north:
==> flow/design.v <==
`timescale 1ns / 1ps
module debounce_one_shot(
    input CLK,
    input EN,
    input RST,
    input BTN,
    output logic DB_BTN
    );
    localparam logic [7:0] c_LOW_GOING_HIGH_CLOCKS = 8'h19;  
    localparam logic [7:0] c_HIGH_GOING_LOW_CLOCKS = 8'h33;  
    localparam logic [7:0] c_ONE_SHOT_CLOCKS       = 8'h01;  
    typedef enum { ST_init, ST_BTN_low, ST_BTN_low_to_high, ST_BTN_high, ST_BTN_high_to_low, ST_one_shot} STATES;
    STATES NS, PS;
    logic [7:0] s_db_count;
    logic s_count_rst, s_count_inc;
    always_ff @(posedge CLK) begin
        if (RST == 1'b1)
            s_db_count <= 8'h00;
        else if (EN == 1'b1) begin
            if (s_count_rst == 1'b1)
                s_db_count <= 8'h00;
            else if (s_count_inc == 1'b1)
                s_db_count <= s_db_count + 1;
        end
    end
    always_ff @(posedge CLK) begin
       if (RST == 1'b1)
           PS <= ST_init;
       else if (EN == 1'b1)
           PS <= NS; 
    end
    always_comb begin
        NS = ST_init;
        DB_BTN = 1'b0;
        s_count_rst = 1'b0;
        s_count_inc = 1'b0;
        case (PS)
            ST_init: begin           
                NS = ST_BTN_low;
                DB_BTN = 1'b0;
                s_count_rst = 1'b1;
            end
            ST_BTN_low: begin    
                if (BTN == 1'b1) begin        
                    NS = ST_BTN_low_to_high;  
                    s_count_inc = 1'b1;        
                end
                else begin
                    NS = ST_BTN_low;         
                    s_count_rst = 1'b1;
                end
            end
            ST_BTN_low_to_high: begin    
                if (BTN == 1'b1) begin   
                    if (s_db_count == c_LOW_GOING_HIGH_CLOCKS) begin 
                        NS = ST_BTN_high;
                        s_count_rst = 1'b1;
                    end
                    else begin           
                        NS = ST_BTN_low_to_high;
                        s_count_inc = 1'b1;
                    end
                end
                else begin               
                    NS = ST_BTN_low;
                    s_count_rst = 1'b1;
                end
            end
            ST_BTN_high: begin           
                if (BTN == 1'b1) begin 
                    NS = ST_BTN_high;
                    s_count_rst = 1'b1;
                end
                else begin               
                    NS = ST_BTN_high_to_low;
                    s_count_inc = 1'b1;
                end
            end
            ST_BTN_high_to_low: begin
                if (BTN == 1'b0) begin   
                    if (s_db_count == c_HIGH_GOING_LOW_CLOCKS) begin 
                        NS = ST_one_shot;
                        s_count_rst = 1'b1;
                    end
                    else begin           
                        NS = ST_BTN_high_to_low;
                        s_count_inc = 1'b1;
                    end
                end
                else begin               
                    NS = ST_BTN_high;
                    s_count_rst = 1'b1;
                end 
            end
            ST_one_shot: begin   
                if (s_db_count == c_ONE_SHOT_CLOCKS) begin  
                    NS = ST_init;
                    s_count_rst = 1'b1;
                    DB_BTN = 1'b0;
                end
                else begin               
                    NS = ST_one_shot;
                    s_count_inc = 1'b1;
                    DB_BTN = 1'b1;
                end
            end
            default: begin               
                NS = ST_init;
                s_count_rst = 1'b1;
                s_count_inc = 1'b0;
                DB_BTN = 1'b0;
            end
        endcase
    end
endmodule
`timescale 1ns / 1ps
module position_mover(   
    input RBTN,  
    input LBTN,  
    input clock,
    input en,
    input reset,
    input rst,
    output [2:0] columnPosition
    );
    logic [2:0] position;
    always_ff @(posedge clock) begin
        if (reset)
            position <= 3'b011;
        else if (!en)
            position <= position;
        else if (rst)
            position <= 3'b011;
        else begin
            if(RBTN && !LBTN && position < 6)        
                position <= position + 1;
            else if (LBTN && !RBTN && position > 0)  
                position <= position - 1;
        end
    end   
    assign columnPosition = position;  
endmodule
`timescale 1ns / 1ps
module game_state(
    input clock,
    input en,                                
    input reset,                             
    input rst,                               
    input select,                            
    input [2:0] columnPosition,
    output logic [7:0][7:0] green_grid,        
    output logic [7:0][7:0] blue_grid        
    );
    reg turn;     
    always_ff @ (posedge clock) begin 
        if (reset)
            turn <= 0;
        else if (!en)
            turn <= turn;
        else if (rst)                                 
            turn <= 0;
        else begin
            if (select)                          
                turn <= ~turn;
        end
    end
    reg [7:0] topRow;
    always_comb begin
        case (columnPosition)
            3'b000: topRow = 8'b01111111;                
            3'b001: topRow = 8'b10111111;                
            3'b010: topRow = 8'b11011111;
            3'b011: topRow = 8'b11101111;
            3'b100: topRow = 8'b11110111;
            3'b101: topRow = 8'b11111011;
            3'b110: topRow = 8'b11111101;
            default: topRow = 8'b11111111;
        endcase;
    end
    reg [6:0][2:0] columnCount;                  
    always_ff @ (posedge clock) begin
        if (reset) begin
            for(int i = 0; i < 7; i ++) begin 
                columnCount[i] <= 3'b000; 
            end
        end
        else if (!en) begin
        end
        else if (rst) begin                                 
            for(int i = 0; i < 7; i ++) begin 
                columnCount[i] <= 3'b000; 
            end
        end    
        else begin
            if(select && columnCount[columnPosition] < 5)   
                columnCount[columnPosition] <= columnCount[columnPosition] + 1;
        end
    end
    always_ff @ (posedge clock) begin
      if (reset) begin
        for(int i = 0; i < 8; i++) begin
            green_grid[i] <= 8'b11111111;
            blue_grid[i] <= 8'b11111111;
        end
      end
      else if (en) begin
        case (turn)
            (1'b0): begin 
                    green_grid[0] <= topRow;
                    blue_grid[0] <= 8'b11111111;
             end
            (1'b1): begin
                blue_grid[0] <= topRow;
                green_grid[0] <= 8'b11111111;
             end
        endcase
        if (rst) begin                           
            for(int i = 1; i < 8; i++) begin
                green_grid[i] <= 8'b11111111;
                blue_grid[i] <= 8'b11111111;
            end
        end 
        else begin
            if (select) begin                    
                case (turn)
                    (1'b0):  green_grid[7 - columnCount[columnPosition]][7 - columnPosition] <= 1'b0; 
                    (1'b1): blue_grid[7 - columnCount[columnPosition]][7 - columnPosition] <= 1'b0;
                endcase
            end
        end
      end
    end
endmodule
`timescale 1ns / 1ps
module matrix_driver(
    input clock,  
    input en,
    input reset,
    input [7:0][7:0] green_grid, blue_grid,        
    output logic [7:0] green_driver, blue_driver, row_driver    
    );
    logic [2:0] count;                           
    always_ff @ (posedge clock) begin
        if (reset)
            count <= 3'b000;
        else if (en)
            count <= count + 3'b001;
    end
    always @ (*)  begin                           
        case (count)                             
            3'b000: row_driver = 8'b00000001;        
            3'b001: row_driver = 8'b00000010;       
            3'b010: row_driver = 8'b00000100;
            3'b011: row_driver = 8'b00001000;
            3'b100: row_driver = 8'b00010000;
            3'b101: row_driver = 8'b00100000;
            3'b110: row_driver = 8'b01000000;
            3'b111: row_driver = 8'b10000000;
            default: row_driver = 8'b00000000;
        endcase
    end
    assign green_driver = green_grid[count];         
    assign blue_driver = blue_grid[count];
endmodule
`timescale 1ns / 1ps
module connect_four(
    input clock,
    input reset,                        
    input rbtn, lbtn, mbtn, bbtn,
    output logic [7:0] row, greenColumn, blueColumn  
    );
    logic inter_clock, db_mbtn, db_bbtn, db_lbtn, db_rbtn;
    logic [7:0][7:0] blue_gridTest, green_gridTest;
    logic [2:0] position;
    logic [7:0] topRow;
    clk_div MYCLOCK (
        .clk(clock),
        .reset(reset),
        .sclk(inter_clock)
    );   
    debounce_one_shot debouncer1 (
        .CLK(clock),
        .EN(inter_clock),
        .RST(reset),
        .BTN(mbtn),
        .DB_BTN(db_mbtn)
    );
    debounce_one_shot debouncer2 (
        .CLK(clock),
        .EN(inter_clock),
        .RST(reset),
        .BTN(bbtn),
        .DB_BTN(db_bbtn)
    );
    debounce_one_shot debouncer3 (   
        .CLK(clock),
        .EN(inter_clock),
        .RST(reset),
        .BTN(rbtn),
        .DB_BTN(db_rbtn)
    );
    debounce_one_shot debouncer4 (   
        .CLK(clock),
        .EN(inter_clock),
        .RST(reset),
        .BTN(lbtn),
        .DB_BTN(db_lbtn)
    );
    position_mover mover(
        .RBTN(db_rbtn),
        .LBTN(db_lbtn),
        .rst(db_bbtn),
        .clock(clock),
        .en(inter_clock),
        .reset(reset),
        .columnPosition(position)
    );
    game_state game(
        .clock(clock),
        .en(inter_clock),
        .reset(reset),
        .rst(db_bbtn),
        .select(db_mbtn),
        .columnPosition(position),
        .green_grid(green_gridTest),
        .blue_grid(blue_gridTest)
    );
    matrix_driver driver (
        .clock(clock),
        .en(inter_clock),
        .reset(reset),
        .blue_grid(blue_gridTest),
        .green_grid(green_gridTest),
        .green_driver(greenColumn),
        .blue_driver(blueColumn),
        .row_driver(row)
    );
endmodule
module clk_div (
    input clk,
    input reset,
    output sclk
    );
  localparam integer MAX_COUNT = 60; 
  integer div_cnt;
  reg tmp_clk; 
   always @ (posedge clk)              
   begin
         if (reset)
         begin
            tmp_clk <= 0;
            div_cnt <= 0;
         end else if (div_cnt == MAX_COUNT) 
         begin
            tmp_clk <= ~tmp_clk; 
            div_cnt <= 0;
         end else
            div_cnt <= div_cnt + 1;  
   end 
   assign sclk = (div_cnt == MAX_COUNT) && !tmp_clk; 
endmodule
clock: 3.03 ns
lec_check: 0
cap_margin: 20
cell_pad_in_sites_detail_placement: 0
cell_pad_in_sites_global_placement: 0
core_aspect_ratio: 0.55
core_margin: 2
core_utilization: 72
cts_cluster_diameter: 208
cts_cluster_size: 13
gpl_timing_driven: 1
place_density_lb_addon: 0.08
setup_slack_margin: 0.86
slew_margin: 20
tns_end_percent: 40
run.sh (not shown) runs the stock make flow with config.mk's settings and CLKGATE_MAP_FILE=.
north: it failed during global routing, and the tool reported ODB-0269.
> inputs changed (north -> south)
- CTS_CLUSTER_DIAMETER no longer set, was 208
- SETUP_SLACK_MARGIN no longer set, was 0.86
- CTS_CLUSTER_SIZE no longer set, was 13
### Flow results
- south -> stages 100% | layout checks FAIL | negative setup slack
- Summary of south over north: number of buffers inserted by hold repair at cts about even; total placed instance area level; count of state elements after synthesis stayed essentially flat; last weighted congestion value of the routability-driven placer now larger.
- south vs. north: number of clock sinks now sits at about the same level, number of cell instances after yosys synthesis now sits at about the same level, number of instances in the placed design now sits higher.
- north -> south: gate count after technology mapping delta 0, exact match
--- input diff south..east ---
- a change of CORE_UTILIZATION from 72 to 66
- an added SETUP_SLACK_MARGIN of -0.29
- a change of the clock period (ns, I/O delays scaled along) from 3.03 to 4.22
Results
Relative to south, the cell total after placement of east is lower by about 1.3%. In the tables for east and south, area added between synthesis and finish reads higher with south. east vs. south: met1 layer wirelength in the final routing fell 250 um; time the worst path needs with I/O delays and setup rose 1.02 ns; non-clock buffer count fell about 50%; width of the die rose about 4.3%; worst hold slack fell 0.011 ns. east reached the final stage; the timing, design-rule and antenna checks on its layout passed. Re standard cell area after detailed placement: south was higher than east.
The inputs of west differ from those of east as listed below.
- CORE_ASPECT_RATIO: 0.55 -> unset
- SETUP_SLACK_MARGIN: -0.29 -> unset
- PLACE_DENSITY: unset -> 0.6
- CELL_PAD_IN_SITES_DETAIL_PLACEMENT: 0 -> unset
- PLACE_DENSITY_LB_ADDON: 0.08 -> unset
- GPL_TIMING_DRIVEN: 1 -> unset
- CELL_PAD_IN_SITES_GLOBAL_PLACEMENT: 0 -> unset
- CORE_UTILIZATION: 66 -> 57
- TNS_END_PERCENT: 40 -> unset
- the clock period (ns, I/O delays scaled along): 4.22 -> 5.97
==> results <==
Against east, west comes in 0.33 ns higher on worst path arrival time. Compared with east, west shows a clock group share of total power that is 2.5 points higher. Compared to east, west shows a wider setup margin. Comparing west and east, the lower post-detailed-route wirelength per cell was measured on west. Looking only at wire length after detailed routing, and setting everything else aside, the lower value of west and east goes to west.
[inputs] middle vs west
- putting ABC_AREA at 1 where nothing was set
- swapping 57 for 62 in CORE_UTILIZATION
- swapping 5.97 for 10.3 in the clock period (ns, I/O delays scaled along)
[summary]
Measured against west, the violation count after the first detailed-routing iteration of middle comes out at 1.5 times the reference value.
middle against west; clock buffer instance count of the final layout is down by a few percent.
Lower total wirelength of the detailed-routed design goes to west over middle.
Measured against middle, the global-route wire length before repair of west comes out at 0.851 times the reference value.
Diff west and middle: sequential element share of the synthesized area lower in middle
Of west and middle, middle shows the higher instance tally after logic synthesis, with west below it.
No activity file was given, so power comes from the tool's default toggle rates.
